==> flow/design.v <==
module modQ(clock, rst, start, inp, done, b_mod_out);
parameter n = 25;
input clock;
input rst;
input start;
input [n-1:0] inp;               
output reg done;
output reg [11:0] b_mod_out;
localparam [n-1:0] Q = 25'd3329;
reg busy;
reg [n-1:0] b;
wire [n-1:0] inp_capture = inp[n-1] == 1'b0 ? inp : ~inp + 1'b1;
reg  [4:0] r_shift;
reg  [9:0] temp_val;
always @(*)
begin
    if(inp_capture <= 25'd6912)
        begin r_shift = 5'd12; temp_val = 10'd2; end
    else if(inp_capture < 25'd51067)
        begin r_shift = 5'd13; temp_val = 10'd3; end
    else if(inp_capture < 25'd1025410)
        begin r_shift = 5'd14; temp_val = 10'd5; end
    else if(inp_capture < 25'd7575243)
        begin r_shift = 5'd15; temp_val = 10'd10; end
    else
        begin r_shift = 5'd19; temp_val = 10'd158; end
end
wire [n-1:0] s_val = (inp_capture >> r_shift) * temp_val;
wire [n-1:0] sQ    = s_val * Q;
wire [n-1:0] b_val = inp[n-1] == 1'b1 ? inp + sQ : inp - sQ;
always @(posedge clock)
begin
    if(rst)
        begin
        busy <= 1'b0;
        done <= 1'b0;
        end
    else
        begin
        done <= 1'b0;
        if(start)
            begin
            b <= b_val;
            busy <= 1'b1;
            end
        else if(busy)
            begin
            if(b[n-1])
                b <= b + Q;
            else if(b >= Q)
                b <= b - Q;
            else
                begin
                b_mod_out <= b[11:0];
                busy <= 1'b0;
                done <= 1'b1;
                end
            end
        end
end
endmodule
module jmod(clock, rst, start, j, t, jmod_out, ack);
parameter n = 4;
input clock;
input rst;
input start;
input [n:0] j;
input [n:0] t;
output reg [n:0] jmod_out;
output reg ack;
reg busy;
reg [n:0] w3;    
always @(posedge clock)
begin
    if(rst)
        begin
        busy <= 1'b0;
        ack <= 1'b0;
        end
    else
        begin
        ack <= 1'b0;
        if(start)
            begin
            w3 <= j - t;
            busy <= 1'b1;
            end
        else if(busy)
            begin
            if(w3[n])
                begin
                jmod_out <= w3 + t;
                busy <= 1'b0;
                ack <= 1'b1;
                end
            else
                w3 <= w3 - t;
            end
        end
end
endmodule
module index_GEN(j, t, i, jmod, tprev, index1, index2);
input [4:0] j;
input [4:0] t;
input [4:0] i;
input [4:0] jmod;
input [4:0] tprev;
output [4:0] index1;
output [4:0] index2;
wire [4:0] w1 = t - j;
wire w5 = w1[3] | ~(|w1);
wire w8 = |(i - 5'd2);
wire [4:0] w10 = w8 ? (jmod + tprev) : (j * 2);
assign index1 = w5 ? w10 : j;
assign index2 = index1 + t;
endmodule
module TW_gen(clock, rst, start, j, i, N, tw_ack, TW_out);
input clock;
input rst;
input start;
input [4:0] j;
input [4:0] i;
input [4:0] N;
output tw_ack;
output [11:0] TW_out;
wire [4:0] sel;
wire sel_ack;
wire [4:0] w1 = j << i;
wire [4:0] w2 = N >> i;
jmod REDC(clock, rst, start, w1, w2, sel, sel_ack);
reg g_busy;
reg g_done;
reg [4:0] count;
reg [15:0] G;
always @(posedge clock)
begin
    if(rst)
        begin
        g_busy <= 1'b0;
        g_done <= 1'b0;
        end
    else
        begin
        g_done <= 1'b0;
        if(sel_ack)
            begin
            G <= 16'd1;
            count <= sel;
            g_busy <= 1'b1;
            end
        else if(g_busy)
            begin
            if(count == 5'd0)
                begin
                g_busy <= 1'b0;
                g_done <= 1'b1;
                end
            else
                begin
                G <= (G << 5) + (G << 3);    
                count <= count - 1'b1;
                end
            end
        end
end
modQ MOD1(clock, rst, g_done, {9'b0, G}, tw_ack, TW_out);
endmodule
module BUFunit(clock, rst, start, u_inp, v_inp, tw_inp, x1_out, x2_out, ack);
parameter n = 25;
input clock;
input rst;
input start;
input [11:0] u_inp;
input [11:0] v_inp;
input [11:0] tw_inp;
output [11:0] x1_out;
output [11:0] x2_out;
output ack;
reg [n-1:0] w1, w3;
reg go;
reg busy, have1, have2;
wire d1, d2;
wire [n-1:0] w2 = {13'b0, u_inp} - {13'b0, v_inp};
always @(posedge clock)
begin
    if(start)
        begin
        w1 <= {13'b0, u_inp} + {13'b0, v_inp};
        w3 <= w2 * {13'b0, tw_inp};
        end
end
modQ MOD1(clock, rst, go, w1, d1, x1_out);
modQ MOD2(clock, rst, go, w3, d2, x2_out);
assign ack = busy & (have1 | d1) & (have2 | d2);
always @(posedge clock)
begin
    if(rst)
        begin
        go <= 1'b0;
        busy <= 1'b0;
        have1 <= 1'b0;
        have2 <= 1'b0;
        end
    else
        begin
        go <= start;
        if(go)
            begin
            busy <= 1'b1;
            have1 <= 1'b0;
            have2 <= 1'b0;
            end
        else if(ack)
            busy <= 1'b0;
        else
            begin
            if(d1) have1 <= 1'b1;
            if(d2) have2 <= 1'b1;
            end
        end
end
endmodule
module dualPortMemory(clock, load, load_data, rd_en, wr_en, addr1, addr2,
                      data_in1, data_in2, data_out1, data_out2, mem_flat);
input clock;
input load;
input [95:0] load_data;
input rd_en;
input wr_en;
input [2:0] addr1;
input [2:0] addr2;
input [11:0] data_in1;
input [11:0] data_in2;
output reg [11:0] data_out1;
output reg [11:0] data_out2;
output [95:0] mem_flat;
reg [11:0] NTT_RAM [0:7];
genvar g;
generate
    for(g = 0; g < 8; g = g + 1)
    begin : flat
        assign mem_flat[12*g +: 12] = NTT_RAM[g];
    end
endgenerate
integer k;
always @(posedge clock)
begin
    if(load)
        begin
        for(k = 0; k < 8; k = k + 1)
            NTT_RAM[k] <= load_data[12*k +: 12];
        end
    else if(wr_en)
        begin
        NTT_RAM[addr1] <= data_in1;
        NTT_RAM[addr2] <= data_in2;
        end
    if(rd_en)
        begin
        data_out1 <= NTT_RAM[addr1];
        data_out2 <= NTT_RAM[addr2];
        end
end
endmodule
module NTT_Controller(clock, rst, in_valid, in_ready, out_valid, load,
                      i, j, N, t, tprev, start1, idx_ack, start2, tw_ack,
                      start3, buf_ack, rd_en, wr_en);
parameter n = 5;
input clock;
input rst;
input in_valid;
output in_ready;
output out_valid;
output load;
output reg [n-1:0] i;
output reg [n-1:0] j;
output [n-1:0] N;
output reg [n-1:0] t;
output reg [n-1:0] tprev;
output start1;
input idx_ack;
output start2;
input tw_ack;
output start3;
input buf_ack;
output rd_en;
output wr_en;
localparam S_IDLE  = 4'b0000;
localparam S_STAGE = 4'b1001;
localparam S_BFLY  = 4'b0001;
localparam S_IDX   = 4'b0010;
localparam S_READ  = 4'b0011;
localparam S_TW    = 4'b0100;
localparam S_BUF   = 4'b0101;
localparam S_WRITE = 4'b0110;
localparam S_NEXT  = 4'b1000;
localparam S_DONE  = 4'b1010;
reg [3:0] state;
assign N         = 5'd8;
assign in_ready  = (state == S_IDLE) | (state == S_DONE);
assign out_valid = (state == S_DONE);
assign load      = in_ready & in_valid;
assign start1    = (state == S_BFLY) & (j < 5'd4);
assign rd_en     = (state == S_READ);
assign start2    = (state == S_READ);
assign start3    = (state == S_TW) & tw_ack;
assign wr_en     = (state == S_WRITE);
always @(posedge clock)
begin
    if(rst)
        state <= S_IDLE;
    else
        case(state)
        S_IDLE, S_DONE:
            if(in_valid)
                begin
                i <= 5'd0;
                j <= 5'd0;
                t <= 5'd4;
                tprev <= 5'd0;
                state <= S_STAGE;
                end
            else
                state <= S_IDLE;
        S_STAGE:
            if(i < 5'd3)
                state <= S_BFLY;
            else
                state <= S_DONE;
        S_BFLY:
            if(j < 5'd4)
                state <= S_IDX;
            else
                state <= S_NEXT;
        S_IDX:
            if(idx_ack)
                state <= S_READ;
        S_READ:
            state <= S_TW;
        S_TW:
            if(tw_ack)
                state <= S_BUF;
        S_BUF:
            if(buf_ack)
                state <= S_WRITE;
        S_WRITE:
            begin
            j <= j + 1'b1;
            state <= S_BFLY;
            end
        S_NEXT:
            begin
            tprev <= t;
            t <= t >> 1;
            i <= i + 1'b1;
            j <= 5'd0;
            state <= S_STAGE;
            end
        default:
            state <= S_IDLE;
        endcase
end
endmodule
module NTT_8point(clock, rst, in_valid, in_ready, x_in, out_valid, y_out);
input clock;
input rst;
input in_valid;
output in_ready;
input [95:0] x_in;
output out_valid;
output [95:0] y_out;
wire [4:0] i, j, N, t, tprev;
wire load, start1, start2, start3, rd_en, wr_en;
wire idx_ack, tw_ack, buf_ack;
wire [4:0] jmod_out, index1, index2;
wire [11:0] u_inp, v_inp, TW_out, x1_out, x2_out;
wire [95:0] mem_flat;
NTT_Controller CON1(clock, rst, in_valid, in_ready, out_valid, load,
                    i, j, N, t, tprev, start1, idx_ack, start2, tw_ack,
                    start3, buf_ack, rd_en, wr_en);
jmod JMOD1(clock, rst, start1, j, t, jmod_out, idx_ack);
index_GEN BUFINDEX1(j, t, i, jmod_out, tprev, index1, index2);
dualPortMemory MEM1(clock, load, x_in, rd_en, wr_en, index1[2:0], index2[2:0],
                    x1_out, x2_out, u_inp, v_inp, mem_flat);
TW_gen TWIDDLE1(clock, rst, start2, j, i, N, tw_ack, TW_out);
BUFunit BUF1(clock, rst, start3, u_inp, v_inp, TW_out, x1_out, x2_out, buf_ack);
assign y_out[12*0 +: 12] = mem_flat[12*0 +: 12];
assign y_out[12*1 +: 12] = mem_flat[12*4 +: 12];
assign y_out[12*2 +: 12] = mem_flat[12*2 +: 12];
assign y_out[12*3 +: 12] = mem_flat[12*6 +: 12];
assign y_out[12*4 +: 12] = mem_flat[12*1 +: 12];
assign y_out[12*5 +: 12] = mem_flat[12*5 +: 12];
assign y_out[12*6 +: 12] = mem_flat[12*3 +: 12];
assign y_out[12*7 +: 12] = mem_flat[12*7 +: 12];
endmodule
export LEC_CHECK = 0
export ABC_AREA = 0
export CAP_MARGIN = 25
export CELL_PAD_IN_SITES_GLOBAL_PLACEMENT = 2
export CORE_ASPECT_RATIO = 0.78
export CORE_MARGIN = 6
export CORE_UTILIZATION = 45
export CTS_CLUSTER_DIAMETER = 395
export GPL_ROUTABILITY_DRIVEN = 0
export GPL_TIMING_DRIVEN = 1
export HOLD_SLACK_MARGIN = 0.27
export MIN_ROUTING_LAYER = met2
export PLACE_DENSITY_LB_ADDON = 0.19
export SETUP_SLACK_MARGIN = 2.64
export SLEW_MARGIN = 35
export TNS_END_PERCENT = 100
create_clock -name core_clock -period 12.8 [get_ports {clock}]
run.sh (not shown) runs the stock make flow with config.mk's settings and CLKGATE_MAP_FILE=.
Next try:
ABC_AREA = default   (was 0)
CAP_MARGIN = 20   (was 25)
CELL_PAD_IN_SITES_GLOBAL_PLACEMENT = default   (was 2)
CORE_ASPECT_RATIO = default   (was 0.78)
CORE_MARGIN = 2   (was 6)
CORE_UTILIZATION = 57   (was 45)
CTS_CLUSTER_DIAMETER = default   (was 395)
CTS_CLUSTER_SIZE = 97   (was default)
GPL_ROUTABILITY_DRIVEN = default   (was 0)
GPL_TIMING_DRIVEN = default   (was 1)
HOLD_SLACK_MARGIN = default   (was 0.27)
MIN_ROUTING_LAYER = default   (was met2)
PLACE_DENSITY_LB_ADDON = default   (was 0.19)
SETUP_SLACK_MARGIN = default   (was 2.64)
SLEW_MARGIN = 20   (was 35)
TNS_END_PERCENT = default   (was 100)
clock period = 11.2 ns   (was 12.8 ns; I/O delays follow)
This time the run reached the layout checks and failed them: negative setup slack.
Core utilization rose by 13 points.
Cell area decreases slightly.
Clock skew decreases by 0.014 ns.
Setup slack degrades by 1.3 ns.
Next try:
ABC_AREA = 1   (was default)
CTS_CLUSTER_SIZE = default   (was 97)
clock period = 9.18 ns   (was 11.2 ns; I/O delays follow)
What happened: The changed run produced a layout that fails on negative setup slack; non-clock buffer count increases by 157; synthesized area is about the same; worst setup slack loses 0.81 ns; final cell count increases by 16%; critical path depth increases by 19; worst hold slack loses 0.021 ns; flip-flop count stays the same; cell area increases by 4.6%; core utilization increases by 3.2 points.
Next try:
CORE_ASPECT_RATIO = 0.5   (was default)
CORE_UTILIZATION = 68   (was 57)
CTS_CLUSTER_DIAMETER = 322   (was default)
CTS_CLUSTER_SIZE = 97   (was default)
PLACE_DENSITY = 0.37   (was default)
SETUP_SLACK_MARGIN = -0.63   (was default)
TNS_END_PERCENT = 10   (was default)
clock period = 6.49 ns   (was 9.18 ns; I/O delays follow)
Outcome: With this change the flow died in 5_1_grt on GRT-0232; synthesized area is unchanged; die size decreases by about a fifth; synthesized cell count stays the same.
Next try:
ABC_AREA = default   (was 1)
CORE_ASPECT_RATIO = default   (was 0.5)
CORE_UTILIZATION = 40   (was 68)
CTS_CLUSTER_DIAMETER = default   (was 322)
CTS_CLUSTER_SIZE = default   (was 97)
PLACE_DENSITY = default   (was 0.37)
SETUP_SLACK_MARGIN = default   (was -0.63)
TNS_END_PERCENT = default   (was 10)
clock period = 11.7 ns   (was 6.49 ns; I/O delays follow)
Outcome: Now the flow produced a clean layout; die size rose by 69%; synthesized area stays flat; synthesized cell count fell by 14%.
